## design/flow/design.v

```verilog
`timescale 1ns / 1ps
module adder(
input [7:0]PC,
input [7:0]B,
output [7:0]BrA);
assign BrA = PC + B;
endmodule
`timescale 1ns / 1ps
module alu(
           input [7:0] A,
           input [7:0] B,   
           input [3:0] FS, 
           input [2:0] sh,  
           output [7:0] F,  
           output C,  
           output N , 
           output V , 
           output Z,  
           output reg [7:0]Y         
    );
reg [7:0] outputreg ; 
reg [8:0] carryreg;
reg zeroflag;
reg overflowflag;
reg carryflag;
reg negativeflag;
parameter nop = 4'b0000;  
parameter add = 4'b0001;  
parameter sub = 4'b0010;  
parameter xor2 = 4'b0011;  
parameter or2 = 4'b0100;  
parameter logicshift_right = 4'b0101;  
parameter logicshift_left = 4'b0110;  
parameter compliment =	4'b0111;  
parameter bypass =	4'b1000;  
parameter and2 = 4'b1001;  
parameter greater_comparison = 4'b1010;  
parameter equality_comparison = 4'b1011;  
parameter not2 = 4'b1100;  
always @ (*)
begin
carryreg = 9'h0;
overflowflag = 1'b0;
case(FS)
    add:
    begin
    outputreg = A + B;  
    carryreg = A + B;
    end
    sub:
    begin
    outputreg = A + ~B + 1;  
    carryreg = A + ~B + 1;
    end
    and2:
    outputreg = A & B;  
    or2:
    outputreg = A | B;  
    xor2:
    outputreg = A ^ B;  
    bypass:
    outputreg = A;  
    not2:
    outputreg = ~A;  
    greater_comparison:
    outputreg = A>B ? 1'b0 : 1'b1 ;  
    equality_comparison:
    outputreg = A==B ? 8'h0 : 8'h1;  
    logicshift_right:
    begin
    outputreg = A >> sh;  
    carryreg = outputreg;
    end
    logicshift_left:
    begin
    outputreg = A << sh;  
    carryreg = outputreg;
    end
    compliment:
    outputreg = ~A;
    default:
    outputreg = 9'h0;
endcase
zeroflag = (outputreg == 0 )? 1'b1: 1'b0; 
negativeflag = outputreg[7]; 
carryflag = carryreg[8]; 
if (FS == 1 | FS == 2)  
   begin
   overflowflag = (negativeflag ^ carryflag) ? 1'b1 : 1'b0;
   end
Y[7:1]= 7'b0000000;
Y[0]=overflowflag;
end
assign F = outputreg[7:0];
assign N = negativeflag;
assign C = carryflag;
assign V = overflowflag;
assign Z = zeroflag;
endmodule
`timescale 1ns / 1ps
module branchpred(
input [1:0] BS,
output B_D);
assign B_D = ~(BS[0] | BS [1]);
endmodule
`timescale 1ns / 1ps
module constant_unit(
input [5:0] IM, 
input CS,
output [7:0] CU_out);
reg [7:0] constantunit;
always@(*)
begin
if (CS==0) 
begin
constantunit[5:0]=IM; 
constantunit[7:6]=2'b00; 
end
else
begin 
constantunit[5:0]=IM; 
constantunit[7]=IM[5]; 
constantunit[6]=IM[5];
end
end
assign CU_out=constantunit; 
endmodule
`timescale 1ns / 1ps
module datahazard(
input [2:0] AA,
input [2:0] BA,
input [2:0] DA,
input RW,
input MA,
input MB,
output DHS
    );
reg or_1,comp_1,comp_2,HA,HB;
always@(*)
begin    
or_1 = DA[0]|DA[1]|DA[2];
if (AA ^ DA)
    comp_1 = 1'b0;
else
    comp_1 = 1'b1;
if (BA ^ DA)
    comp_2 = 1'b0;
else
    comp_2 = 1'b1; 
HA = RW & or_1 & ~MA & comp_1;
HB = RW & or_1 & ~MB & comp_2;    
end  
assign DHS = ~(HA | HB);
endmodule
`timescale 1ns / 1ps
module initlogic(
input [1:0] BS,
input PS,
input z,
output [1:0] BS_out
);
assign BS_out = {BS[1],(BS[0]&(BS[1]|(PS ^ z)))};
endmodule
`timescale 1ns / 1ps
module instruction_decoder(
    input [16:0] instruction,
    output  RW,
    output  [2:0] DA, 
    output [1:0] MD , 
    output [1:0] BS,  
    output PS, 
    output MW, 
    output [3:0] FS, 
    output MA, 
    output MB, 
    output [2:0]AA,  
    output [2:0]BA,  
    output CS,  
    output [2:0] SH,  
    output output_write_enable,
	output input_enable
    );
parameter NOP = 5'b00000;  
parameter SUB = 5'b00001;  
parameter JML = 5'b00010;  
parameter JMP = 5'b00011;  
parameter AIU = 5'b00100;  
parameter ST  = 5'b00101;  
parameter AND = 5'b00110;  
parameter JMR = 5'b00111;  
parameter LSL = 5'b01000;  
parameter ADI = 5'b01001;  
parameter XOR = 5'b01010;  
parameter BZ  = 5'b01011;  
parameter MOV = 5'b01100;  
parameter LD  = 5'b01101;  
parameter SLT = 5'b01110;  
parameter ADD = 5'b01111;  
parameter OUT = 5'b10000;  
parameter NOT = 5'b10001;  
parameter IN  = 5'b10010;  
parameter BNZ = 5'b10011;  
parameter ORI = 5'b10100;  
parameter LSR = 5'b10101;  
reg RW_WIRE;
reg [2:0] DA_WIRE;   
reg [1:0] MD_WIRE ; 
reg [1:0] BS_WIRE;   
reg PS_WIRE ;  
reg MW_WIRE ;  
reg [3:0] FS_WIRE;  
reg MA_WIRE ;  
reg MB_WIRE ;  
reg [2:0]AA_WIRE ;  
reg [2:0]BA_WIRE ;  
reg CS_WIRE ;  
reg [2:0] SH_WIRE;
reg [4:0] opcode;
reg output_write_enable_wire;
reg input_enable_wire;
always@(*) begin
opcode = instruction[16:12]; 
case(opcode)
    NOP:begin     
    RW_WIRE = 1'b0; 
	 DA_WIRE = 3'b000; 
	 MD_WIRE = 2'b00;
	 BS_WIRE = 2'b00;
	 PS_WIRE = 1'b0;
	 MW_WIRE = 1'b0;
	 FS_WIRE = 4'b0000; 
	 MA_WIRE = 1'b0; 
	 MB_WIRE = 1'b0; 
	 AA_WIRE = 3'b000; 
	 BA_WIRE = 3'b000; 
	 CS_WIRE = 1'b0;
	 SH_WIRE=3'h0; 
	 output_write_enable_wire = 1'b0;
	 input_enable_wire = 1'b0;
    end 
    SUB:begin  
    RW_WIRE = 1'b1; 
	 DA_WIRE = instruction[11:9]; 
	 MD_WIRE = 2'b00;
	 BS_WIRE = 2'b00;
	 PS_WIRE = 1'b0;
	 MW_WIRE = 1'b0;
	 FS_WIRE = 4'b0010; 
	 MA_WIRE = 1'b0; 
	 MB_WIRE = 1'b0; 
	 AA_WIRE = instruction[8:6]; 
	 BA_WIRE = instruction[5:3]; 
	 CS_WIRE = 1'b0;
	 SH_WIRE = 3'h0; 
	 output_write_enable_wire = 1'b0; 
	 input_enable_wire = 1'b0;
    end 
    JML:begin    
    RW_WIRE = 1'b1; 
	 DA_WIRE = instruction[11:9]; 
	 MD_WIRE = 2'b00;
	 BS_WIRE = 2'b11;
	 PS_WIRE = 1'b0;
	 MW_WIRE = 1'b0 ;
	 FS_WIRE = 4'b1000; 
	 MA_WIRE = 1'b1; 
	 MB_WIRE = 1'b1; 
	 AA_WIRE = 3'b000; 
	 BA_WIRE = 3'b000; 
	 CS_WIRE = 1'b1;
	 SH_WIRE = 3'h0;
	 SH_WIRE=3'h0; 
	 output_write_enable_wire = 1'b0; 
	 input_enable_wire = 1'b0;
    end 
    JMP:begin  
    RW_WIRE = 1'b0; 
	 DA_WIRE = 3'b000; 
	 MD_WIRE = 2'b00;
	 BS_WIRE = 2'b11;
	 PS_WIRE = 1'b0;
	 MW_WIRE = 1'b0;
	 FS_WIRE = 4'b0000; 
	 MA_WIRE = 1'b0; 
	 MB_WIRE = 1'b1; 
	 AA_WIRE = 3'b000; 
	 BA_WIRE = 3'b000; 
	 CS_WIRE = 1'b1;
	 SH_WIRE = 3'h0;  
	 output_write_enable_wire = 1'b0;
	 input_enable_wire = 1'b0;	 
    end 
    AIU:begin  
    RW_WIRE = 1'b1; 
	 DA_WIRE = instruction[11:9]; 
	 MD_WIRE = 2'b00;
	 BS_WIRE = 2'b00;
	 PS_WIRE = 1'b0;
	 MW_WIRE = 1'b0;
	 FS_WIRE = 4'b0001; 
	 MA_WIRE = 1'b0; 
	 MB_WIRE = 1'b1; 
	 AA_WIRE = instruction[8:6]; 
	 BA_WIRE = 3'b000; 
	 CS_WIRE = 1'b1;
	 SH_WIRE = 3'h0; 
	 output_write_enable_wire = 1'b0; 
	 input_enable_wire = 1'b0;
    end
    ST:begin   
    RW_WIRE = 1'b0; 
	 DA_WIRE = instruction[11:9]; 
	 MD_WIRE = 2'b00;
	 BS_WIRE = 2'b00;
	 PS_WIRE = 1'b0;
	 MW_WIRE = 1'b1;
	 FS_WIRE = 4'b0000; 
	 MA_WIRE = 1'b0; 
	 MB_WIRE = 1'b0; 
	 AA_WIRE = instruction[8:6]; 
	 BA_WIRE = instruction[5:3]; 
	 CS_WIRE = 1'b0; 
	 SH_WIRE = 3'h0;
	 output_write_enable_wire = 1'b0; 
	 input_enable_wire = 1'b0;
    end 
    AND:begin   
    RW_WIRE = 1'b1; 
	 DA_WIRE = instruction[11:9]; 
	 MD_WIRE = 2'b00;
	 BS_WIRE = 2'b00;
	 PS_WIRE = 1'b0;
	 MW_WIRE = 1'b0;
	 FS_WIRE = 4'b1001; 
	 MA_WIRE = 1'b0; 
	 MB_WIRE = 1'b0; 
	 AA_WIRE = instruction[8:6]; 
	 BA_WIRE = instruction[5:3]; 
	 CS_WIRE = 1'b0; 
	 SH_WIRE = 3'h0; 
	 output_write_enable_wire = 1'b0;
	 input_enable_wire = 1'b0;
    end
    JMR:begin   
    RW_WIRE = 1'b0; 
	 DA_WIRE = 3'b000; 
	 MD_WIRE = 2'b00;
	 BS_WIRE = 2'b10;
	 PS_WIRE = 1'b0;
	 MW_WIRE = 1'b0;
	 FS_WIRE = 4'b0000; 
	 MA_WIRE = 1'b0; 
	 MB_WIRE = 1'b0; 
	 AA_WIRE = instruction[8:6]; 
	 BA_WIRE = 3'b000; 
	 CS_WIRE = 1'b0; 
	 SH_WIRE = 3'h0;
	 output_write_enable_wire = 1'b0; 
	 input_enable_wire = 1'b0;
    end 
    LSL:begin   
	 BS_WIRE = 2'b00;
	 PS_WIRE = 1'b0;
	 MW_WIRE = 1'b0;
	 AA_WIRE = instruction[8:6];
	 MA_WIRE = 1'b0;
	 FS_WIRE = 4'b0110;
	 SH_WIRE = instruction[2:0]; 
	 MD_WIRE = 2'b00;
	 RW_WIRE = 1'b1;
	 DA_WIRE = instruction[11:9];
	 MB_WIRE = 1'b0; 
	 BA_WIRE = 3'b000;           
	 CS_WIRE = 1'b0;
	 output_write_enable_wire = 1'b0;
	 input_enable_wire = 1'b0;
	 end 
    ADI:begin   
    RW_WIRE = 1'b1; 
	 DA_WIRE = instruction[11:9]; 
	 MD_WIRE = 2'b00;
	 BS_WIRE = 2'b00;
	 PS_WIRE = 1'b0;
	 MW_WIRE = 1'b0;
	 FS_WIRE = 4'b0001; 
	 MA_WIRE = 1'b0; 
	 MB_WIRE = 1'b1; 
	 AA_WIRE = instruction[8:6]; 
	 BA_WIRE = 3'b000; 
	 CS_WIRE = 1'b1;
	 SH_WIRE=3'h0;
	 output_write_enable_wire = 1'b0;  
    input_enable_wire = 1'b0;
	 end 
	 XOR:begin  
    RW_WIRE = 1'b1; 
	 DA_WIRE = instruction[11:9]; 
	 MD_WIRE = 2'b00;
	 BS_WIRE = 2'b00;
	 PS_WIRE = 1'b0;
	 MW_WIRE = 1'b0;
	 FS_WIRE = 4'b0011; 
	 MA_WIRE = 1'b0; 
	 MB_WIRE = 1'b0; 
	 AA_WIRE = instruction[8:6]; 
	 BA_WIRE = instruction[5:3]; 
	 CS_WIRE = 1'b0;
	 SH_WIRE=3'h0; 
	 output_write_enable_wire = 1'b0; 
	 input_enable_wire = 1'b0;
    end
	 BZ:begin   
    RW_WIRE = 1'b0; 
	 DA_WIRE = 3'b000; 
	 MD_WIRE = 2'b00;
	 BS_WIRE = 2'b01;
	 PS_WIRE = 1'b0;
	 MW_WIRE = 1'b0;
	 FS_WIRE = 4'b1000; 
	 MA_WIRE = 1'b0; 
	 MB_WIRE = 1'b1; 
	 AA_WIRE = instruction[8:6]; 
	 BA_WIRE = 3'b000; 
	 CS_WIRE = 1'b1;
	 SH_WIRE =3'h0;
	 output_write_enable_wire = 1'b0;  
	 input_enable_wire = 1'b0;
    end 
	 MOV:begin  
    RW_WIRE = 1'b1; 
	 DA_WIRE = instruction[11:9]; 
	 MD_WIRE = 2'b00;
	 BS_WIRE = 2'b00;
	 PS_WIRE = 1'b0;
	 MW_WIRE = 1'b0;
	 FS_WIRE = 4'b1000; 
	 MA_WIRE = 1'b0; 
	 MB_WIRE = 1'b0; 
	 AA_WIRE = instruction[8:6]; 
	 BA_WIRE = 3'b000; 
	 CS_WIRE = 1'b0;
	 SH_WIRE = 3'h0; 
	 output_write_enable_wire = 1'b0; 
    input_enable_wire = 1'b0;
	 end 
    LD:begin   
    RW_WIRE = 1'b1; 
	 DA_WIRE = instruction[11:9]; 
	 MD_WIRE = 2'b01;
	 BS_WIRE = 2'b00;
	 PS_WIRE = 1'b0;
	 MW_WIRE = 1'b0;
	 FS_WIRE = 4'b0000; 
	 MA_WIRE = 1'b0; 
	 MB_WIRE = 1'b0; 
	 AA_WIRE = instruction[8:6]; 
	 BA_WIRE = 3'b000; 
	 CS_WIRE = 1'b0;
	 SH_WIRE = 3'h0; 
	 output_write_enable_wire = 1'b0;
	 input_enable_wire = 1'b0;	 
    end
    SLT:begin  
    RW_WIRE = 1'b1; 
	 DA_WIRE = instruction[11:9]; 
	 MD_WIRE = 2'b00;
	 BS_WIRE = 2'b00;
	 PS_WIRE = 1'b0;
	 MW_WIRE = 1'b0;
	 FS_WIRE = 4'b1010; 
	 MA_WIRE = 1'b0; 
	 MB_WIRE = 1'b0; 
	 AA_WIRE = instruction[8:6]; 
	 BA_WIRE = instruction[5:3]; 
	 CS_WIRE = 1'b0;
	 SH_WIRE = 3'h0;  
	 output_write_enable_wire = 1'b0;
	 input_enable_wire = 1'b0;
    end 
	 ADD:begin  
    RW_WIRE = 1'b1; 
	 DA_WIRE = instruction[11:9]; 
	 MD_WIRE = 2'b00;
	 BS_WIRE = 2'b00;
	 PS_WIRE = 1'b0;
	 MW_WIRE = 1'b0;
	 FS_WIRE = 4'b0001; 
	 MA_WIRE = 1'b0; 
	 MB_WIRE = 1'b0; 
	 AA_WIRE = instruction[8:6]; 
	 BA_WIRE = instruction[5:3]; 
	 CS_WIRE = 1'b0;
	 SH_WIRE = 3'h0; 
	 output_write_enable_wire = 1'b0; 
	 input_enable_wire = 1'b0;
    end
	 OUT:begin   
    RW_WIRE = 1'b0; 
	 DA_WIRE = instruction[11:9]; 
	 MD_WIRE = 2'b00;
	 BS_WIRE = 2'b00;
	 PS_WIRE = 1'b0;
	 MW_WIRE = 1'b0;
	 FS_WIRE = 4'b0000; 
	 MA_WIRE = 1'b0; 
	 MB_WIRE = 1'b0; 
	 AA_WIRE = instruction[8:6]; 
	 BA_WIRE = instruction[5:3]; 
	 CS_WIRE = 1'b0;
	 SH_WIRE=3'h0; 
	 output_write_enable_wire = 1'b1; 
	 input_enable_wire = 1'b0;
    end 
    NOT:begin  
    RW_WIRE = 1'b1; 
	 DA_WIRE = instruction[11:9]; 
	 MD_WIRE = 2'b00;
	 BS_WIRE = 2'b00;
	 PS_WIRE = 1'b0;
	 MW_WIRE = 1'b0;
	 FS_WIRE = 4'b1100; 
	 MA_WIRE = 1'b0; 
	 MB_WIRE = 1'b0; 
	 AA_WIRE = instruction[8:6]; 
	 BA_WIRE = 3'b000; 
	 CS_WIRE = 1'b0;
	 SH_WIRE=3'h0; 
	 output_write_enable_wire = 1'b0; 
	 input_enable_wire = 1'b0;
    end 
    IN:begin  
    RW_WIRE = 1'b1; 
	 DA_WIRE = instruction[11:9]; 
	 MD_WIRE = 2'b10;
	 BS_WIRE = 2'b00;
	 PS_WIRE = 1'b0;
	 MW_WIRE = 1'b0;
	 FS_WIRE = 4'b0000; 
	 MA_WIRE = 1'b0; 
	 MB_WIRE = 1'b0; 
	 AA_WIRE = 3'b000;           
	 BA_WIRE = 3'b000; 
	 CS_WIRE = 1'b0;
	 SH_WIRE=3'h0; 
	 output_write_enable_wire = 1'b0; 
	 input_enable_wire = 1'b1;
    end 
	 BNZ:begin  
    RW_WIRE = 1'b0; 
	 DA_WIRE = 3'b000; 
	 MD_WIRE = 2'b00;
	 BS_WIRE = 2'b01;
	 PS_WIRE = 1'b1;
	 MW_WIRE = 1'b0;
	 FS_WIRE = 4'b1000; 
	 MA_WIRE = 1'b0; 
	 MB_WIRE = 1'b1; 
	 AA_WIRE = instruction[8:6]; 
	 BA_WIRE = 3'b000; 
	 CS_WIRE = 1'b1;
	 SH_WIRE= 3'h0; 
	 output_write_enable_wire = 1'b0; 
	 input_enable_wire = 1'b0;
    end 
	 ORI:begin   
    RW_WIRE = 1'b1; 
	 DA_WIRE = instruction[11:9]; 
	 MD_WIRE = 2'b00;
	 BS_WIRE = 2'b00;
	 PS_WIRE = 1'b0;
	 MW_WIRE = 1'b0;
	 FS_WIRE = 4'b0100; 
	 MA_WIRE = 1'b0; 
	 MB_WIRE = 1'b1; 
	 AA_WIRE = instruction[8:6]; 
	 BA_WIRE = 3'b000; 
	 CS_WIRE = 1'b0;
	 SH_WIRE=3'h0; 
	 output_write_enable_wire = 1'b0;  
	 input_enable_wire = 1'b0;
    end 
    LSR:begin   
	 BS_WIRE = 2'b00;
	 PS_WIRE = 1'b0;
	 MW_WIRE = 1'b0;
	 AA_WIRE = instruction[8:6];
	 MA_WIRE = 1'b0;
	 FS_WIRE = 4'b0101;
	 SH_WIRE = instruction[2:0]; 
	 MD_WIRE = 2'b00;
	 RW_WIRE = 1'b1;
	 DA_WIRE = instruction[11:9];
	 MB_WIRE = 1'b0; 
	 BA_WIRE = 3'b000; 
	 CS_WIRE = 1'b0;
	 output_write_enable_wire = 1'b0;
	 input_enable_wire = 1'b0;
    end 
	 default: begin
    RW_WIRE = 1'b0; 
	 DA_WIRE = 3'b000; 
	 MD_WIRE = 2'b00;
	 BS_WIRE = 2'b00;
	 PS_WIRE = 1'b0;
	 MW_WIRE = 1'b0;
	 FS_WIRE = 4'b0000; 
	 MA_WIRE = 1'b0; 
	 MB_WIRE = 1'b0; 
	 AA_WIRE = 3'b000; 
	 BA_WIRE = 3'b000; 
	 CS_WIRE = 1'b0;
	 SH_WIRE=3'h0;
	 output_write_enable_wire = 1'b0;
	 input_enable_wire = 1'b0;
	 end
    endcase
end
assign RW = RW_WIRE;
assign DA = DA_WIRE;
assign MD = MD_WIRE;
assign BS = BS_WIRE;
assign PS = PS_WIRE;
assign MW = MW_WIRE;
assign FS = FS_WIRE;
assign MA = MA_WIRE;
assign MB = MB_WIRE;
assign AA = AA_WIRE;
assign BA = BA_WIRE;
assign CS = CS_WIRE;
assign SH = SH_WIRE;
assign output_write_enable = output_write_enable_wire;
assign input_enable = input_enable_wire;
endmodule
`timescale 1ns / 1ps
module mux_a(PC,a_data,A,MA);
input [7:0]PC;
input [7:0]a_data;
input MA;
output reg [7:0]A;
always @ (*)
begin
	if(MA)
		A = PC;
	else
		A = a_data;
end
endmodule
`timescale 1ns / 1ps
module mux_b(
input MB,  
input [7:0]constantunit_out,   
input [7:0]register_b,  
output [7:0]mux_b_out   
);
reg [7:0]mux_b;   
always@(*)
begin
if (MB)
    mux_b = constantunit_out;
else
    mux_b = register_b;
end
assign mux_b_out = mux_b ;
endmodule
`timescale 1ns / 1ps
module mux_c(
input [1:0] BS_out,  
input [7:0] PC_value,   
input [7:0] RAA,  
input [7:0] BrA,
output [7:0] PC_out
);
parameter PC = 2'b00;
parameter jump = 2'b10;
reg [7:0]mux_c;   
always@(*)
begin
case (BS_out)  
    PC:
    mux_c = PC_value;
    jump:
    mux_c = RAA;
    default:
    mux_c = BrA;
endcase
end
assign PC_out = mux_c ;
endmodule
`timescale 1ns / 1ps
module mux_d(Y,F,data_out,MD,mux_d_out
    );
input [7:0]Y;
input [7:0]F;
input [7:0]data_out;
input [1:0]MD;
output reg [7:0]mux_d_out;
always@(*)
begin
	if(MD==2'b00)
		mux_d_out=F;
	else if(MD==2'b01)
		mux_d_out=data_out;
	else if(MD==2'b10)
		mux_d_out=Y;
	else
		mux_d_out=F;
end
endmodule
`timescale 1ns / 1ps
module muxe (
input [7:0] Bus_D,
input [7:0] data_in,
input ie,
output reg [7:0]mux_e_out
);
always@(*)
begin
	if(ie)
		mux_e_out=data_in;
	else
		mux_e_out=Bus_D;
end
endmodule
module register(
	input clk,
	input [2:0] addr_a,
	input [2:0] addr_b,
	input [2:0] addr_d,
	input [7:0] data_in,
	input wr_en,
	output [7:0] data_a,
	output [7:0] data_b
	);
 reg [7:0] memblk [0:7];
 assign data_a = (addr_a == 3'b000) ? 8'b00000000 : memblk[addr_a];
 assign data_b = (addr_b == 3'b000) ? 8'b00000000 : memblk[addr_b];
always @ (negedge clk)
 begin
 if (wr_en && addr_d != 3'b000)
 memblk[addr_d] <= data_in;
 end
endmodule
`timescale 1ns / 1ps
module microP(
    input clk,
    input reset,
    output [7:0] imem_addr,
    input [16:0] imem_data,
    output [7:0] dmem_addr,
    output [7:0] dmem_wdata,
    output dmem_we,
    input [7:0] dmem_rdata,
    input [7:0] data_in,
    output out_we,
    output [7:0] data_out_col,
    output [7:0] data_out_addr
    );
reg [7:0] PC;
wire [7:0] PC_1 = PC + 8'd1;
assign imem_addr = PC;
reg [16:0] IR;
reg [7:0] PC_1_d;
wire RW_d, PS_d, MW_d, MA_d, MB_d, CS_d, OW_d, IE_d;
wire [2:0] DA_d, AA_d, BA_d, SH_d;
wire [1:0] MD_d, BS_d;
wire [3:0] FS_d;
instruction_decoder DEC(
    .instruction(IR),
    .RW(RW_d), .DA(DA_d), .MD(MD_d), .BS(BS_d), .PS(PS_d), .MW(MW_d),
    .FS(FS_d), .MA(MA_d), .MB(MB_d), .AA(AA_d), .BA(BA_d), .CS(CS_d),
    .SH(SH_d), .output_write_enable(OW_d), .input_enable(IE_d)
    );
wire [7:0] a_data, b_data, reg_d;
wire RW_w;
wire [2:0] DA_w;
register REGFILE(
    .clk(clk), .addr_a(AA_d), .addr_b(BA_d), .addr_d(DA_w),
    .data_in(reg_d), .wr_en(RW_w), .data_a(a_data), .data_b(b_data)
    );
wire [7:0] const_out, bus_a_d, bus_b_d;
constant_unit CONST(.IM(IR[5:0]), .CS(CS_d), .CU_out(const_out));
mux_a MUXA(.PC(PC_1_d), .a_data(a_data), .A(bus_a_d), .MA(MA_d));
mux_b MUXB(.MB(MB_d), .constantunit_out(const_out), .register_b(b_data), .mux_b_out(bus_b_d));
reg RW_e, PS_e, MW_e, OW_e, IE_e;
reg [2:0] DA_e, SH_e;
reg [1:0] MD_e, BS_e;
reg [3:0] FS_e;
reg [7:0] BUS_A, BUS_B, PC_2;
wire DHS;
datahazard HAZ(.AA(AA_d), .BA(BA_d), .DA(DA_e), .RW(RW_e), .MA(MA_d), .MB(MB_d), .DHS(DHS));
wire [7:0] F, Y;
wire C, N, V, Z;
alu ALU(.A(BUS_A), .B(BUS_B), .FS(FS_e), .sh(SH_e), .F(F), .C(C), .N(N), .V(V), .Z(Z), .Y(Y));
wire [7:0] BrA;
adder BRADD(.PC(PC_2), .B(BUS_B), .BrA(BrA));
wire [1:0] BS_out;
initlogic BRLOGIC(.BS(BS_e), .PS(PS_e), .z(Z), .BS_out(BS_out));
wire B_D;   
branchpred BRDET(.BS(BS_out), .B_D(B_D));
wire [7:0] next_pc;
mux_c MUXC(.BS_out(BS_out), .PC_value(PC_1), .RAA(BUS_A), .BrA(BrA), .PC_out(next_pc));
assign dmem_addr = BUS_A;
assign dmem_wdata = BUS_B;
assign dmem_we = MW_e;
assign out_we = OW_e;
assign data_out_col = BUS_A;
assign data_out_addr = BUS_B;
reg RW_w_r, IE_w;
reg [2:0] DA_w_r;
reg [1:0] MD_w;
reg [7:0] F_w, D_w, Y_w;
assign RW_w = RW_w_r;
assign DA_w = DA_w_r;
wire [7:0] bus_d;
mux_d MUXD(.Y(Y_w), .F(F_w), .data_out(D_w), .MD(MD_w), .mux_d_out(bus_d));
muxe MUXE(.Bus_D(bus_d), .data_in(data_in), .ie(IE_w), .mux_e_out(reg_d));
always @(posedge clk) begin
    if (!reset) begin
        PC <= 8'd0;
        IR <= 17'd0;
        PC_1_d <= 8'd0;
        RW_e <= 1'b0; MW_e <= 1'b0; OW_e <= 1'b0; IE_e <= 1'b0;
        BS_e <= 2'b00; PS_e <= 1'b0;
        RW_w_r <= 1'b0; IE_w <= 1'b0;
    end else begin
        RW_w_r <= RW_e;
        DA_w_r <= DA_e;
        MD_w <= MD_e;
        IE_w <= IE_e;
        F_w <= F;
        D_w <= dmem_rdata;
        Y_w <= Y;
        if (!B_D) begin
            PC <= next_pc;
            IR <= 17'd0;
            RW_e <= 1'b0; MW_e <= 1'b0; OW_e <= 1'b0; IE_e <= 1'b0;
            BS_e <= 2'b00; PS_e <= 1'b0;
        end else if (!DHS) begin
            RW_e <= 1'b0; MW_e <= 1'b0; OW_e <= 1'b0; IE_e <= 1'b0;
            BS_e <= 2'b00; PS_e <= 1'b0;
        end else begin
            PC <= next_pc;
            IR <= imem_data;
            PC_1_d <= PC_1;
            RW_e <= RW_d; MW_e <= MW_d; OW_e <= OW_d; IE_e <= IE_d;
            BS_e <= BS_d; PS_e <= PS_d;
        end
        if (B_D && DHS) begin
            DA_e <= DA_d;
            MD_e <= MD_d;
            FS_e <= FS_d;
            SH_e <= SH_d;
            BUS_A <= bus_a_d;
            BUS_B <= bus_b_d;
            PC_2 <= PC_1_d;
        end
    end
end
endmodule
```

## design/flow/constraint.sdc

```tcl
create_clock -name core_clock -period 6.62 [get_ports {clk}]
set_input_delay 1.3240 -clock core_clock [delete_from_list [all_inputs] [get_ports {clk}]]
set_output_delay 1.3240 -clock core_clock [all_outputs]
set_load 0.01 [all_outputs]
```

## design/flow/config.mk

```make
export PLATFORM = sky130hd
export DESIGN_NAME = microP
export DESIGN_NICKNAME = microP
export VERILOG_FILES = /design/flow/design.v
export SDC_FILE = /design/flow/constraint.sdc
export NUM_CORES = 4
export LEC_CHECK = 0
export ABC_AREA = 1
export CAP_MARGIN = 20
export CORE_ASPECT_RATIO = 1.27
export CORE_MARGIN = 3
export CORE_UTILIZATION = 31
export CTS_CLUSTER_SIZE = 75
export MAX_ROUTING_LAYER = met5
export MIN_ROUTING_LAYER = met1
export PLACE_DENSITY = 0.69
export SETUP_SLACK_MARGIN = -0.14
export SLEW_MARGIN = 20
```

## design/flow/run.sh

```bash
#!/bin/bash
# the make line also repeats each setting of config.mk as NAME=value (left out here)
make -C /OpenROAD-flow-scripts/flow DESIGN_CONFIG=/design/flow/config.mk WORK_HOME=/design/flow/orfs CLKGATE_MAP_FILE= finish
```

==> results.cfg, run 1 <==
; generated from flow reports
[grt]
grt_antenna_before_repair = 1
grtUsageTotal_pct = 18.6
grt_pass1_wl_um = 47800
grt_max_degree = 41
grt_pass1_vias = 8760
grt-ovfl-total = 0

[synthesis]
postSynthSeqShare_pct = 44.5
common_cells = 335 x nand2_1, 156 x inv_1, 145 x nor2_1
synth_cell_types = 44
synth_top_area_share_pct = 33.8
synthTopLogicFamily = simple AND/OR/NAND/NOR gates
edf_count = 110
flop_cell = edfxtp_1
avgSynthCellArea_um2 = 7.60
synth-simple-area-share_pct = 29.4
syn-cell-area_um2 = 9770
synthCells = 1285
async_reset_ff_share_pct = 0
mux_share_pct = 0
ys_warn_count = 11
most_common_cell = nand2_1
ys_area_um2 = 9770
top_area_cell = edfxtp_1
yosysCellCount = 1285
ys.flops = 162
ys_sh_aoi_pct = 10.3
topCellsByArea = edfxtp_1 34%, nand2_1 13%, dfxtp_1 11%, nand3_1 6.4%, inv_1 6.0%
fp_nets = 1355
adder_share_pct = 4.71
ys_sh_xor_pct = 1.26

[placed_design]
place.gp.congestion = 0.956
port_buffers = 76
dp_cells = 1711
dp.final_hpwl_um = 22500

[drt]
drt-initial-drc-count = 748
drtAntennaViolNets = 0
drc_errors = 0
antennaDiodeCount = 0
wl_per_cell_um = 17.2
vias_per_cell = 5.07
wirelength_um = 31000
vias = 9117
first_pass_iters = 6

[critical_path]
path_cells = clkdlybuf4s50_1, nor2_1, a31oi_1
worstSetupPathType = input port to flop
end_kind = flop
path_delay_family = AND-OR/OR-AND gates
ff2ff_path_depth = 3
crit_path_end = REGFILE.memblk[6][7]
rr_startpoint = MD_w[1]
r2r_slack_ns = 1.48
cp.required_ns = 3.47
start_kind = input port
critPathMaxStageDelay_ns = 0.51
cp_num_cells = 3
r2r-end = REGFILE.memblk[7][0]
crit_path_start = data_in[7]
cp_num_buf_inv = 1
cp_slowest_cell = a31oi_1
cp_max_fo = 7
cp.arrival_ns = 2.34

[power]
p_clk_uw = 1130
irDropWorstVdd_mv = 0.184
power.switching_uw = 1800
leakagePower_uw = 0.00526
powerSeq_uw = 1550
p_seq_share_pct = 36.2
pwr-share-clk_pct = 26.4
p_sw_share_pct = 42.1
internal_power_uw = 2480
comb_power_share_pct = 37.4
maxPowerGroup = combinational logic
p_comb_uw = 1600
p_per_area_nw_per_um2 = 371

[cts]
root_buffer = clkbuf_16
ctsHoldBuffers = 0
cts_setup_buffers = 0
clock-sinks = 162
cts_tree = built
clk_latency_ns = 0.46
cts_max_level = 4
cts_resized = 0
cts_max_path_buffers = 2
cts_buffers = 17
clk_pin_slew_ns = 0.07

[timing]
setup_viol = 0
fin_worst_skew_ns = 0.0338
slew_headroom_pct = 20.2
finalMaxSlewViolations = 0
finalHoldViolCount = 0
rsz0062_at_grt = false
tightest_slew_ns = 1.19
tns_ns = 0

[floorplanning]
die_w_um = 164
chipHeight_um = 206
fp_util_pct = 31.8
core_area_um2 = 30700
io-pin-count = 77
die_area_um2 = 33700
rows = 72

[final_layout]
combGateArea_um2 = 4470
nFillCells = 3135
nNetsFinal = 1448
seq_area_um2 = 4340
stdcell_count = 1798
area_growth_pct = 18.2

[min_path]
whs_path_depth = 0
hold_start = PC_1_d[1]
hp-class = flop to flop
min_to = PC_2[1]

[run_status]
outcome = complete, no violations

[flow_run]
warnings = 98
maxCapViolCount = 0
## cell type report
type | instances | share of cell area [%]
clock inverter | 70 | 3.22
timing repair buffer | 78 | 6.68
tap | 407 | 4.41
inverter | 168 | 5.48
clock buffer | 18 | 3.90
multi-input combinational | 895 | 38.7
sequential | 162 | 37.6
## metal layers
layer / vias up / track usage [%] / wire [um]
met2: 438 / 32.0 / 15100
met1: 4191 / 22.2 / 12100
met4: 2 / 9.22 / 1540
met3: 92 / 3.37 / 2280
met5: - / 0 / 13
li1: 4394 / - / -
## metrics by stage
stage | setup slack, ns | total power [uW] | hold WS (ns) | area [um2] | utilization, %
2_1_floorplan | 1.42 | 2630 | 0.390 | 9770 | -
3_3_place_gp | 0.724 | 3170 | 0.413 | 10700 | 34.9
3_5_place_dp | 0.685 | 3200 | 0.417 | 10700 | 34.9
4_1_cts | 1.15 | 4280 | 0.432 | 11500 | 37.6
5_1_grt | 1.09 | 4590 | 0.443 | 11500 | 37.6
6_report | 1.14 | 4290 | 0.433 | 11500 | 37.6
==> inputs of run 2 (changes only) <==
Settings changed: CORE_ASPECT_RATIO 1.27 to unset, CORE_MARGIN 3 to 2, CORE_UTILIZATION 31 to 69, CTS_CLUSTER_SIZE 75 to 98, MAX_ROUTING_LAYER met5 to unset, MIN_ROUTING_LAYER met1 to unset, PLACE_DENSITY 0.69 to 0.6, SETUP_SLACK_MARGIN -0.14 to unset.
Clock period 6.62 ns to 3.19 ns, I/O delays scaled along.
==> run 2 against run 1 <==
Compared with the run above: the run now fails in global routing (5_1_grt); synthesized cell count unchanged; die area fell by 55%; area after synthesis unchanged.
==> results.cfg, run 2 <==
; flow metrics
[grt]
grt-ovfl-total = 60
grtUsageTotal_pct = 72.8

[synthesis]
common_cells = 335 x nand2_1, 156 x inv_1, 145 x nor2_1
ys_warn_count = 11
ys_sh_xor_pct = 1.26
fp_nets = 1355
ys_sh_aoi_pct = 10.3
mux_share_pct = 0
adder_share_pct = 4.71
ys_area_um2 = 9770
postSynthSeqShare_pct = 44.5
top_area_cell = edfxtp_1
edf_count = 110
flop_cell = edfxtp_1
synth-simple-area-share_pct = 29.4
ys.flops = 162
synth_top_area_share_pct = 33.8
synthCells = 1285
topCellsByArea = edfxtp_1 34%, nand2_1 13%, dfxtp_1 11%, nand3_1 6.4%, inv_1 6.0%
avgSynthCellArea_um2 = 7.60
synth_cell_types = 44
async_reset_ff_share_pct = 0
most_common_cell = nand2_1
synthTopLogicFamily = simple AND/OR/NAND/NOR gates
syn-cell-area_um2 = 9770
yosysCellCount = 1285

[placed_design]
postPlaceCellArea_um2 = 11100
place.gp.congestion = 1.02
dp.final_hpwl_um = 22800
port_buffers = 76
place_ws_ns = -0.228

[floorplanning]
die_area_um2 = 15100
die_w_um = 123
io-pin-count = 77
core_area_um2 = 13900
rows = 43
fp_util_pct = 70.4
chipHeight_um = 123

[cts]
root_buffer = clkbuf_16
ctsHoldBuffers = 0
cts_setup_buffers = 0
cts_max_level = 4
clock-sinks = 162
cts_buffers = 17
cts_max_path_buffers = 2

[run_status]
error = [ERROR GRT-0232] Routing congestion too high. Check the congestion heatmap in the GUI.
lastStage = global routing (5_1_grt)
outcome = did not finish
## run 2: repair_timing
| item | 4_1_cts |
|---|---|
| endpoints found under the setup margin | 79 |
| resized | 16 |
| hold endpoints to repair | 0 |
## run 2: routing by layer
| layer | overflow | track usage, % |
|---|---|---|
| met3 | 1 | 55.4 |
| met2 | 25 | 91.1 |
| met1 | 1 | 72.7 |
| met5 | 0 | 10.8 |
| met4 | 33 | 75.1 |
## run 2: metrics by stage
| stage | std cells | TNS (ns) | hold slack [ns] | utilization (%) |
|---|---|---|---|---|
| after detailed placement | 1573 | -11.42 | 0.415 | 80.3 |
| after CTS | 1660 | -0.00165 | 0.436 | 86.7 |
| after floorplan | 1285 | 0 | 0.390 | - |
| after global placement | 1573 | -6.41 | 0.407 | 80.3 |
==> inputs of run 3 (changes only) <==
Settings changed: ABC_AREA 1 to 0, CAP_MARGIN 20 to 25, CELL_PAD_IN_SITES_GLOBAL_PLACEMENT set to 3, CORE_MARGIN 2 to 7, CORE_UTILIZATION 69 to 30, CTS_CLUSTER_DIAMETER set to 346, CTS_CLUSTER_SIZE 98 to 67, MAX_ROUTING_LAYER set to met4, MIN_ROUTING_LAYER set to met1, PLACE_DENSITY 0.6 to 0.59, SETUP_SLACK_MARGIN set to -0.05, SLEW_MARGIN 20 to 15, TNS_END_PERCENT set to 20.
Clock period 3.19 ns to 5.23 ns, I/O delays scaled along.
==> run 3 against run 2 <==
Compared with the run above: die area is 150% higher; synthesized cell count down 28%; the run now finishes clean; area after synthesis shrank 1.6%.
==> results.cfg, run 3 <==
; generated from flow reports
[grt]
grt_pass1_wl_um = 50500
grt_max_degree = 33
grt_antenna_before_repair = 2
grt_pass1_vias = 7928
grtUsageTotal_pct = 18.9
grt-ovfl-total = 0

[critical_path]
rr_startpoint = MD_w[0]
crit_path_end = REGFILE.memblk[5][0]
cp.required_ns = 2.74
cp_num_cells = 3
r2r-end = REGFILE.memblk[5][0]
worstSetupPathType = flop to flop
cp.arrival_ns = 2.13
crit_path_start = MD_w[0]
r2r_slack_ns = 0.61
start_kind = flop
path_delay_family = AND-OR/OR-AND gates
cp_num_buf_inv = 0
crit_top_cell = o21ai_0
cp_max_fo = 10
path_cells = mux2_2, o21ai_0, o21ai_0
end_kind = flop
critPathMaxStageDelay_ns = 0.71
ff2ff_path_depth = 3
cp_slowest_cell = edfxtp_1

[min_path]
min_to = MD_w[0]
whs_path_depth = 0
hold_start = MD_e[0]
hp-class = flop to flop

[final_layout]
final_cell_area_um2 = 11700
nNetsFinal = 1118
stdcell_count = 1464
final_util_pct = 36.9
area_growth_pct = 21.3

[power]
power.switching_uw = 1240
powerSeq_uw = 1590
leakagePower_uw = 0.00461
p_per_area_nw_per_um2 = 334
p_seq_share_pct = 40.9
maxPowerGroup = sequential cells
pwr-share-clk_pct = 37.3
p_sw_share_pct = 31.8
internal_power_uw = 2660
p_clk_uw = 1450
comb_power_share_pct = 21.8
irDropWorstVdd_mv = 0.175
p_comb_uw = 849

[synthesis]
ys_sh_xor_pct = 1.64
async_reset_ff_share_pct = 0
synth_cell_types = 85
avgSynthCellArea_um2 = 10.3
edf_count = 110
syn-cell-area_um2 = 9610
mux_share_pct = 11.9
ys_warn_count = 11
top_area_cell = edfxtp_1
synth_top_area_share_pct = 34.4
yosysCellCount = 929
common_cells = 110 x edfxtp_1, 91 x nor2_1, 83 x nand2_1
ys_area_um2 = 9610
flop_cell = edfxtp_1
adder_share_pct = 4.79
synthTopLogicFamily = AND-OR/OR-AND gates
fp_nets = 999
synthCells = 929
ys_sh_aoi_pct = 15.9
synth-simple-area-share_pct = 14.6
ys.flops = 162
most_common_cell = edfxtp_1
postSynthSeqShare_pct = 45.2
topCellsByArea = edfxtp_1 34%, dfxtp_1 11%, mux2i_1 6.8%, mux4_2 4.2%, ha_1 4.2%

[placed_design]
place.gp.congestion = 0.830
dp_cells = 1376
port_buffers = 76
dp.final_hpwl_um = 25500
postPlaceCellArea_um2 = 10800

[timing]
fin_worst_skew_ns = 0.0353
setup_viol = 0
tightest_slew_ns = 0.990
rsz0062_at_grt = false
finalMaxSlewViolations = 0
slew_headroom_pct = 33.9
finalHoldViolCount = 0
tns_ns = 0

[cts]
cts_resized = 0
clock-sinks = 162
clk_latency_ns = 0.46
ctsHoldBuffers = 0
cts_max_path_buffers = 2
cts_tree = built
root_buffer = clkbuf_16
clk_pin_slew_ns = 0.07
cts_buffers = 17
cts_setup_buffers = 0
cts_max_level = 4

[drt]
vias_per_cell = 5.27
first_pass_iters = 5
drtAntennaViolNets = 0
drc_errors = 0
wirelength_um = 33700
wl_per_cell_um = 23.0
vias = 7710
drt-initial-drc-count = 389

[run_status]
outcome = complete, no violations

[flow_run]
warnings = 100
maxCapViolCount = 0

[floorplanning]
die_w_um = 193
rows = 65
chipHeight_um = 193
core_area_um2 = 31600
io-pin-count = 77
fp_util_pct = 30.5
die_area_um2 = 37200
## run 3: layer usage
metal | routed length, um | track usage (%) | share of wire, % | vias to the layer above
met4 | 701 | 5.58 | 2.1 | 0
met1 | 14800 | 22.8 | 44 | 3821
met2 | 17000 | 32.0 | 51 | 187
met5 | 0 | - | 0 | -
li1 | - | - | - | 3661
met3 | 1160 | 3.51 | 3.4 | 41
## run 3: cell type report
type,instances,area [um2]
diodes,1,2.50
clock buffers,24,528
clock inverters,64,299
fillers,3160,19900
inverters,50,188
multi-input cells,643,4700
flip-flops and latches,162,4340
well taps,402,503
repair buffers,118,1090
## run 3: through the flow
step | setup slack (ns) | total power [uW] | hold WS (ns)
finish | 0.606 | 3890 | 0.423
global route | 0.461 | 4110 | 0.447
CTS | 0.566 | 3950 | 0.427
detailed placement | 0.303 | 2540 | 0.408
global placement | 0.399 | 2530 | 0.417
floorplan | 0.939 | 2170 | 0.400
==> inputs of run 4 (changes only) <==
Settings changed: ABC_AREA 0 to unset, CAP_MARGIN 25 to 20, CELL_PAD_IN_SITES_GLOBAL_PLACEMENT 3 to unset, CORE_MARGIN 7 to 2, CORE_UTILIZATION 30 to 40, CTS_CLUSTER_DIAMETER 346 to unset, CTS_CLUSTER_SIZE 67 to unset, MAX_ROUTING_LAYER met4 to unset, MIN_ROUTING_LAYER met1 to unset, PLACE_DENSITY 0.59 to 0.6, SETUP_SLACK_MARGIN -0.05 to unset, SLEW_MARGIN 15 to 20, TNS_END_PERCENT 20 to unset.
Clock period 5.23 ns to 2.7 ns, I/O delays scaled along.
==> run 4 against run 3 <==
Compared with the run above: the layout now fails its checks (setup timing); non-clock buffer count up 195; via count up 14%; worst hold slack better by 0.026 ns; first-iteration DRC count up 90%; cell count up 7.6%; core utilization up 24 points; largest power group unchanged; area after synthesis unchanged; setup slack worse by 1.4 ns; critical path depth up 12; largest cell class unchanged; global-route usage up 5.8 points.
==> results.cfg, run 4 <==
; generated from flow reports
[drt]
first_pass_iters = 8
drt-initial-drc-count = 739
wirelength_um = 32300
vias_per_cell = 5.60
top_layer = met4
vias = 8819
wl_met2_um = 15600
drc_errors = 0
drt-met1-wl_um = 13500
wl_per_cell_um = 20.5
wl_met3_um = 2060
drtAntennaViolNets = 0
antennaDiodeCount = 0

[critical_path]
worstSetupPathType = flop to flop
crit_path_start = BUS_B[0]
ff2ff_path_depth = 15
critPathMaxStageDelay_ns = 0.43
r2r_slack_ns = -0.76
cp_max_fo = 7
r2r-end = BUS_A[4]
rr_startpoint = BUS_B[0]
cp_num_cells = 15
start_kind = flop
crit_path_end = BUS_A[4]
path_delay_family = AND-OR/OR-AND gates
path_cells = ha_2, inv_2, fa_2, nor2b_4, o221ai_2, a21oi_2, xor2_2, a2111oi_4, buf_4, nand4b_1, mux2_4, nand3_4, clkinvlp_4, buf_6, buf_16
cp.required_ns = 2.90
cp_slowest_cell = a2111oi_4
cp.arrival_ns = 3.66
end_kind = flop
cp_num_buf_inv = 5

[final_layout]
final_cell_area_um2 = 14300
seq_area_um2 = 4340
nNetsFinal = 1313
final_util_pct = 60.6
area_growth_pct = 48.4
combGateArea_um2 = 5650
nFillCells = 1925
stdcell_count = 1575

[synthesis]
topCellsByArea = edfxtp_1 34%, dfxtp_1 11%, mux2i_1 6.8%, mux4_2 4.2%, ha_1 4.2%
ys_sh_xor_pct = 1.64
ys.flops = 162
edf_count = 110
adder_share_pct = 4.79
postSynthSeqShare_pct = 45.2
ys_warn_count = 11
fp_nets = 999
synthTopLogicFamily = AND-OR/OR-AND gates
synth-simple-area-share_pct = 14.6
synthCells = 929
mux_share_pct = 11.9
avgSynthCellArea_um2 = 10.3
async_reset_ff_share_pct = 0
top_area_cell = edfxtp_1
yosysCellCount = 929
ys_sh_aoi_pct = 15.9
most_common_cell = edfxtp_1
ys_area_um2 = 9610
synth_top_area_share_pct = 34.4
common_cells = 110 x edfxtp_1, 91 x nor2_1, 83 x nand2_1
flop_cell = edfxtp_1
synth_cell_types = 85
syn-cell-area_um2 = 9610

[power]
p_seq_share_pct = 35.8
powerSeq_uw = 3030
p_comb_uw = 2630
power.switching_uw = 2920
p_clk_uw = 2810
internal_power_uw = 5540
irDropWorstVdd_mv = 0.436
pwr-share-clk_pct = 33.2
comb_power_share_pct = 31.0
leakagePower_uw = 0.00588
maxPowerGroup = sequential cells
p_sw_share_pct = 34.5
p_per_area_nw_per_um2 = 593

[min_path]
hp-class = flop to flop
whs_path_depth = 1
hold_start = IE_e
min_to = IE_w

[floorplanning]
fp_util_pct = 40.8
rows = 56
chipHeight_um = 159
io-pin-count = 77
die_w_um = 159
core_area_um2 = 23500
die_area_um2 = 25300

[grt]
grt_pass1_vias = 8560
grt_pass1_wl_um = 48100
grt_antenna_before_repair = 0
grt-ovfl-total = 0
grtUsageTotal_pct = 24.6
grt_max_degree = 33

[cts]
cts_tree = built
clock-sinks = 162
clk_pin_slew_ns = 0.07
root_buffer = clkbuf_16
cts_max_path_buffers = 2
cts_max_level = 4
ctsHoldBuffers = 0
cts_buffers = 17
clk_latency_ns = 0.48

[flow_run]
maxCapViolCount = 0
warnings = 101

[timing]
fin_worst_skew_ns = 0.0579
worst_slack_ns = -0.760
tightest_slew_ns = 0.810
finalHoldViolCount = 0
tns_ns = -61.71
setup_viol = 151
finalMaxSlewViolations = 0
finalHoldWorstSlack_ns = 0.449
rsz0062_at_grt = true
slew_headroom_pct = 45.9
fin_crit_ns = 3.46
period_used_pct = 128
fmaxAchievable_mhz = 289

[run_status]
so_faults = setup timing
outcome = failed layout checks

[placed_design]
postPlaceCellArea_um2 = 12200
dp_cells = 1461
place.gp.congestion = 0.977
dp.final_hpwl_um = 23000
port_buffers = 76
[run 4: timing repair]
item | in CTS | in global routing
setup buffers | 24 | 4
gates cloned | 4 | 4
hold endpoints to repair | 0 | 0
endpoints found under the setup margin | 154 | 155
gates resized | 83 | 107
pin swaps | 30 | 42
[run 4: area by class of cell]
cell class                      instances  share of cell area [%]
Tap cell                              319                    2.80
Sequential cell                       162                    30.5
Inverter                               50                    1.38
Clock buffer                           17                    2.98
Clock inverter                         71                    2.75
Timing Repair Buffer                  313                    20.0
Multi-Input combinational cell        643                    39.6
[run 4: layer usage]
layer  vias up  GRT usage (%)
li1       4053              -
met1      4316           31.8
met2       377           40.7
met3        73           4.06
met4         0           11.3
met5         -              0
[run 4: metrics by stage]
stage	setup slack, ns	power (uW)
after global routing	-0.902	8800
after CTS	-0.702	8210
after detailed placement	-0.843	5320
after floorplan	-0.998	4270
final	-0.760	8460
after global placement	-0.893	5300
==> inputs of run 5 (changes only) <==
Settings changed: CORE_UTILIZATION 40 to 64, PLACE_DENSITY 0.6 to unset.
Clock period 2.7 ns to 2.56 ns, I/O delays scaled along.
==> run 5 against run 4 <==
Compared with the run above: the flow now stops in global routing (5_1_grt); synthesized cell count is the same; area after synthesis is the same; die area shrank 37%.
==> results.cfg, run 5 <==
; flow metrics
[run_status]
outcome = did not finish
lastStage = global routing (5_1_grt)
error = [ERROR GRT-0116] Global routing finished with congestion. Check the congestion regions in the DRC Viewer.

[synthesis]
async_reset_ff_share_pct = 0
topCellsByArea = edfxtp_1 34%, dfxtp_1 11%, mux2i_1 6.8%, mux4_2 4.2%, ha_1 4.2%
common_cells = 110 x edfxtp_1, 91 x nor2_1, 83 x nand2_1
syn-cell-area_um2 = 9610
ys_sh_xor_pct = 1.64
ys_warn_count = 11
postSynthSeqShare_pct = 45.2
synth-simple-area-share_pct = 14.6
synth_top_area_share_pct = 34.4
ys_sh_aoi_pct = 15.9
avgSynthCellArea_um2 = 10.3
synth_cell_types = 85
yosysCellCount = 929
fp_nets = 999
synthCells = 929
edf_count = 110
ys_area_um2 = 9610
mux_share_pct = 11.9
synthTopLogicFamily = AND-OR/OR-AND gates
most_common_cell = edfxtp_1
flop_cell = edfxtp_1
ys.flops = 162
top_area_cell = edfxtp_1
adder_share_pct = 4.79

[floorplanning]
chipHeight_um = 127
die_w_um = 127
core_area_um2 = 14600
die_area_um2 = 16000
io-pin-count = 77
fp_util_pct = 65.9
rows = 44

[cts]
cts_max_level = 4
root_buffer = clkbuf_16
ctsHoldBuffers = 0
cts_buffers = 17
clock-sinks = 162
cts_max_path_buffers = 2

[grt]
grt-ovfl-total = 5
grtUsageTotal_pct = 71.1

[placed_design]
dp_cells = 1309
dp.final_hpwl_um = 24900
place.gp.congestion = 1.10
postPlaceCellArea_um2 = 12000
port_buffers = 76
run 5: per-layer routing:
| metal | overflow | track usage (%) |
|---|---|---|
| met5 | 0 | 4.64 |
| met4 | 3 | 69.9 |
| met3 | 0 | 51.3 |
| met2 | 2 | 91.2 |
| met1 | 0 | 72.9 |
run 5: through the flow:
stage	hold WS (ns)	total power, uW	setup slack (ns)
after global placement	0.441	5490	-0.941
after floorplan	0.400	4510	-1.14
after detailed placement	0.417	5580	-1.06
after CTS	0.452	9060	-0.899
run 5: timing repair:
item | 4_1_cts
buffers inserted | 32
resized | 152
endpoints found under the setup margin | 214
cloned | 3
pin swaps | 29
==> inputs of run 6 (changes only) <==
Settings changed: CELL_PAD_IN_SITES_GLOBAL_PLACEMENT set to 1, CORE_ASPECT_RATIO set to 1.98, CORE_MARGIN 2 to 8, CORE_UTILIZATION 64 to 53, CTS_CLUSTER_DIAMETER set to 376, CTS_CLUSTER_SIZE set to 30, HOLD_SLACK_MARGIN set to -0.06, PLACE_DENSITY set to 0.37, SETUP_SLACK_MARGIN set to -0.46, TNS_END_PERCENT set to 15.
Clock period 2.56 ns to 5.0 ns, I/O delays scaled along.
==> run 6 against run 5 <==
Compared with the run above: die area up 43%; now clean on timing, DRC and antenna; area after synthesis unchanged; synthesized cell count unchanged.
==> results.cfg, run 6 <==
; generated from flow reports
[critical_path]
cp.arrival_ns = 4.82
cp_slowest_cell = edfxtp_1
end_kind = flop
cp.required_ns = 5.34
cp_num_buf_inv = 1
path_cells = inv_1, ha_1, fa_1, o21bai_1, a21o_1, a221oi_1, a211oi_1, and4_4, mux2i_1, nor2_1, nand2_1, o221a_2
worstSetupPathType = flop to flop
crit_path_start = BUS_A[0]
path_delay_family = AND-OR/OR-AND gates
ff2ff_path_depth = 12
r2r-end = PC[7]
critPathMaxStageDelay_ns = 0.63
r2r_slack_ns = 0.53
crit_path_end = PC[7]
rr_startpoint = BUS_A[0]
cp_num_cells = 12
cp_max_fo = 10
start_kind = flop

[power]
leakagePower_uw = 0.00457
p_seq_share_pct = 41.8
power.switching_uw = 1300
p_clk_uw = 1470
maxPowerGroup = sequential cells
irDropWorstVdd_mv = 0.419
report.power.total_uw = 4010
p_per_area_nw_per_um2 = 353
p_comb_uw = 866
pwr-share-clk_pct = 36.6
comb_power_share_pct = 21.6
powerSeq_uw = 1680
p_sw_share_pct = 32.5
internal_power_uw = 2710

[timing]
finalHoldViolCount = 0
fmaxAchievable_mhz = 224
fin_crit_ns = 4.47
fin_worst_skew_ns = 0.0475
tns_ns = 0
rsz0062_at_grt = false
slew_headroom_pct = 42.2
period_used_pct = 89.5
worst_slack_ns = 0.526
finalMaxSlewViolations = 0
setup_viol = 0
tightest_slew_ns = 0.859

[placed_design]
place.gp.congestion = 0.988
place_ws_ns = 0.267
dp.final_hpwl_um = 23700
port_buffers = 76

[cts]
clk_latency_ns = 0.48
cts_buffers = 17
cts_tree = built
ctsHoldBuffers = 0
cts_resized = 0
cts_setup_buffers = 0
root_buffer = clkbuf_16
cts_max_level = 4
clock-sinks = 162
clk_pin_slew_ns = 0.07
cts_max_path_buffers = 2

[min_path]
whs_path_depth = 0
hp-class = flop to flop
hold_start = PC_1_d[7]
min_to = PC_2[7]

[drt]
vias = 7887
antennaDiodeCount = 0
drtAntennaViolNets = 0
wirelength_um = 30400
drc_errors = 0
wl_per_cell_um = 23.9
vias_per_cell = 6.21
drt-initial-drc-count = 466
first_pass_iters = 7

[synthesis]
ys_sh_xor_pct = 1.64
synthCells = 929
common_cells = 110 x edfxtp_1, 91 x nor2_1, 83 x nand2_1
syn-cell-area_um2 = 9610
mux_share_pct = 11.9
flop_cell = edfxtp_1
topCellsByArea = edfxtp_1 34%, dfxtp_1 11%, mux2i_1 6.8%, mux4_2 4.2%, ha_1 4.2%
top_area_cell = edfxtp_1
synthTopLogicFamily = AND-OR/OR-AND gates
synth_top_area_share_pct = 34.4
most_common_cell = edfxtp_1
ys_area_um2 = 9610
ys_sh_aoi_pct = 15.9
yosysCellCount = 929
ys_warn_count = 11
edf_count = 110
synth-simple-area-share_pct = 14.6
synth_cell_types = 85
adder_share_pct = 4.79
async_reset_ff_share_pct = 0
fp_nets = 999
ys.flops = 162
postSynthSeqShare_pct = 45.2
avgSynthCellArea_um2 = 10.3

[grt]
grt-ovfl-total = 0
grt_pass1_vias = 8305
grtUsageTotal_pct = 26.8
grt_max_degree = 34
grt_antenna_before_repair = 0
grt_pass1_wl_um = 46300

[floorplanning]
rows = 69
chipHeight_um = 205
die_area_um2 = 22900
die_w_um = 112
fp_util_pct = 53.8
core_area_um2 = 17900
io-pin-count = 77

[run_status]
outcome = complete, no violations

[flow_run]
warnings = 100
maxCapViolCount = 0

[final_layout]
seq_area_um2 = 4340
area_growth_pct = 18.1
nFillCells = 1471
nNetsFinal = 1115
combGateArea_um2 = 4700
## run 6: metal layers
layer | up-vias | part of all wire (%) | track usage, %
li1 | 3644 | - | -
met1 | 3825 | 32 | 23.0
met2 | 308 | 57 | 53.9
met3 | 110 | 4.2 | 4.17
met4 | 0 | 6.8 | 19.5
met5 | - | 0 | 0
## run 6: per-stage QoR
step	area [um2]	std cells	utilization (%)	hold slack, ns
3_5_place_dp	10600	1184	59.1	0.444
3_3_place_gp	10600	1184	59.1	0.447
5_1_grt	11400	1271	63.5	0.489
2_1_floorplan	9610	929	-	0.400
6_report	11400	1271	63.5	0.483
4_1_cts	11400	1271	63.5	0.480
## run 6: layout make-up
cell class                      count  area share, %
Sequential cell                   162           38.3
Clock buffer                       20           4.03
Clock inverter                     68           2.91
Timing Repair Buffer              115           9.39
Tap cell                          213           2.35
Inverter                           50           1.65
Multi-Input combinational cell    643           41.4
==> inputs of run 7 (changes only) <==
Settings changed: CORE_ASPECT_RATIO 1.98 to 0.54, CORE_MARGIN 8 to 2, CORE_UTILIZATION 53 to 70, CTS_CLUSTER_DIAMETER 376 to unset, CTS_CLUSTER_SIZE 30 to 66, HOLD_SLACK_MARGIN -0.06 to -0.07, PLACE_DENSITY 0.37 to unset, PLACE_DENSITY_LB_ADDON set to 0.15, SETUP_SLACK_MARGIN -0.46 to unset, SLEW_MARGIN 20 to 35, TNS_END_PERCENT 15 to unset.
Clock period 5.0 ns to 5.23 ns, I/O delays scaled along.
==> run 7 against run 6 <==
Compared with the run above: the flow now stops in global placement without I/O (3_1_place_gp_skip_io); die area is 36% lower; synthesized cell count did not move; area after synthesis unchanged.
==> results.cfg, run 7 <==
; flow metrics
[synthesis]
avgSynthCellArea_um2 = 10.3
adder_share_pct = 4.79
mux_share_pct = 11.9
edf_count = 110
synthTopLogicFamily = AND-OR/OR-AND gates
flop_cell = edfxtp_1
postSynthSeqShare_pct = 45.2
synth-simple-area-share_pct = 14.6
top_area_cell = edfxtp_1
ys_area_um2 = 9610
synth_top_area_share_pct = 34.4
ys_sh_xor_pct = 1.64
synth_cell_types = 85
topCellsByArea = edfxtp_1 34%, dfxtp_1 11%, mux2i_1 6.8%, mux4_2 4.2%, ha_1 4.2%
async_reset_ff_share_pct = 0
synthCells = 929
common_cells = 110 x edfxtp_1, 91 x nor2_1, 83 x nand2_1
ys.flops = 162
most_common_cell = edfxtp_1
fp_nets = 999
ys_sh_aoi_pct = 15.9
syn-cell-area_um2 = 9610
yosysCellCount = 929
ys_warn_count = 11

[run_status]
error = [ERROR FLW-0024] Place density exceeds 1.0 (current PLACE_DENSITY_LB_ADDON =  0.15). Please check if the value of  PLACE_DENSITY_LB_ADDON is between 0 and 0.99.
outcome = did not finish
lastStage = global placement without I/O (3_1_place_gp_skip_io)

[floorplanning]
die_area_um2 = 14700
core_area_um2 = 13400
rows = 31
die_w_um = 163
chipHeight_um = 90.1
fp_util_pct = 71.8
==> inputs of run 8 (changes only) <==
Settings changed: ABC_AREA set to 0, CAP_MARGIN 20 to 40, CELL_PAD_IN_SITES_GLOBAL_PLACEMENT 1 to 0, CORE_ASPECT_RATIO 0.54 to 0.91, CORE_UTILIZATION 70 to 72, CTS_CLUSTER_DIAMETER set to 395, CTS_CLUSTER_SIZE 66 to 55, HOLD_SLACK_MARGIN -0.07 to 0.29, MAX_ROUTING_LAYER set to met4, MIN_ROUTING_LAYER set to met1, PLACE_DENSITY_LB_ADDON 0.15 to 0.06, SETUP_SLACK_MARGIN set to 0.46, SLEW_MARGIN 35 to 0, TNS_END_PERCENT set to 80.
Clock period 5.23 ns to 1.78 ns, I/O delays scaled along.
==> run 8 against run 7 <==
Compared with the run above: the run fails in clock tree synthesis (4_1_cts); die area decreased by 3.0%; area after synthesis unchanged; synthesized cell count did not move.
==> results.cfg, run 8 <==
; flow metrics
[synthesis]
async_reset_ff_share_pct = 0
fp_nets = 999
postSynthSeqShare_pct = 45.2
edf_count = 110
ys_sh_xor_pct = 1.64
ys_sh_aoi_pct = 15.9
most_common_cell = edfxtp_1
ys_area_um2 = 9610
mux_share_pct = 11.9
synthCells = 929
adder_share_pct = 4.79
synth_cell_types = 85
syn-cell-area_um2 = 9610
flop_cell = edfxtp_1
topCellsByArea = edfxtp_1 34%, dfxtp_1 11%, mux2i_1 6.8%, mux4_2 4.2%, ha_1 4.2%
yosysCellCount = 929
ys.flops = 162
synthTopLogicFamily = AND-OR/OR-AND gates
synth_top_area_share_pct = 34.4
synth-simple-area-share_pct = 14.6
avgSynthCellArea_um2 = 10.3
top_area_cell = edfxtp_1
ys_warn_count = 11
common_cells = 110 x edfxtp_1, 91 x nor2_1, 83 x nand2_1

[floorplanning]
die_w_um = 125
die_area_um2 = 14300
chipHeight_um = 114
io-pin-count = 77
core_area_um2 = 13100
fp_util_pct = 73.3
rows = 40

[placed_design]
place.gp.congestion = 1.07
dp_cells = 1322
place_ws_ns = -1.89
port_buffers = 76
dp.final_hpwl_um = 26800

[run_status]
error = [ERROR DPL-0038] Utilization greater than 100%, impossible to legalize
outcome = did not finish
lastStage = clock tree synthesis (4_1_cts)
[run 8: per-stage QoR]
step | TNS [ns] | total power, uW | instance area (um2)
2_1_floorplan | -193.38 | 6540 | 9920
3_5_place_dp | -216.33 | 8250 | 12200
3_3_place_gp | -184.76 | 7960 | 12200
==> inputs of run 9 (changes only) <==
Settings changed: ABC_AREA 0 to 1, CAP_MARGIN 40 to 20, CELL_PAD_IN_SITES_DETAIL_PLACEMENT set to 2, CELL_PAD_IN_SITES_GLOBAL_PLACEMENT 0 to unset, CORE_ASPECT_RATIO 0.91 to 1.52, CORE_MARGIN 2 to 9, CORE_UTILIZATION 72 to 40, CTS_CLUSTER_DIAMETER 395 to 23, CTS_CLUSTER_SIZE 55 to 70, GPL_ROUTABILITY_DRIVEN set to 0, HOLD_SLACK_MARGIN 0.29 to unset, MIN_ROUTING_LAYER met1 to unset, PLACE_DENSITY set to 0.6, PLACE_DENSITY_LB_ADDON 0.06 to unset, SETUP_SLACK_MARGIN 0.46 to 0.35, SLEW_MARGIN 0 to 5, TNS_END_PERCENT 80 to 45.
Clock period 1.78 ns to 3.18 ns, I/O delays scaled along.
==> run 9 against run 8 <==
Compared with the run above: the flow again stops in clock tree synthesis (4_1_cts); area after synthesis increased by 1.7%; die area increased by 110%; synthesized cell count increased by 38%.
==> results.cfg, run 9 <==
; flow metrics
[synthesis]
yosysCellCount = 1285
top_area_cell = edfxtp_1
mux_share_pct = 0
postSynthSeqShare_pct = 44.5
most_common_cell = nand2_1
synth_cell_types = 44
synthTopLogicFamily = simple AND/OR/NAND/NOR gates
ys_area_um2 = 9770
adder_share_pct = 4.71
syn-cell-area_um2 = 9770
synth_top_area_share_pct = 33.8
topCellsByArea = edfxtp_1 34%, nand2_1 13%, dfxtp_1 11%, nand3_1 6.4%, inv_1 6.0%
edf_count = 110
synthCells = 1285
flop_cell = edfxtp_1
ys.flops = 162
async_reset_ff_share_pct = 0
common_cells = 335 x nand2_1, 156 x inv_1, 145 x nor2_1
ys_warn_count = 11
synth-simple-area-share_pct = 29.4
ys_sh_aoi_pct = 10.3
avgSynthCellArea_um2 = 7.60
ys_sh_xor_pct = 1.26
fp_nets = 1355

[run_status]
lastStage = clock tree synthesis (4_1_cts)
outcome = did not finish
error = [ERROR DPL-0033] detailed placement checks failed during check placement.

[floorplanning]
die_area_um2 = 30500
rows = 70
chipHeight_um = 211
fp_util_pct = 40.6
die_w_um = 145
io-pin-count = 77
core_area_um2 = 24100

[placed_design]
postPlaceCellArea_um2 = 11400
dp.final_hpwl_um = 38800
port_buffers = 76
dp_cells = 1715
place_ws_ns = -0.637
[run 9: through the flow]
step / power, uW / hold slack, ns
after floorplan: 5500 / 0.390
after global placement: 7080 / 0.414
after detailed placement: 7700 / 0.438
Power and IR drop assume default switching activity.
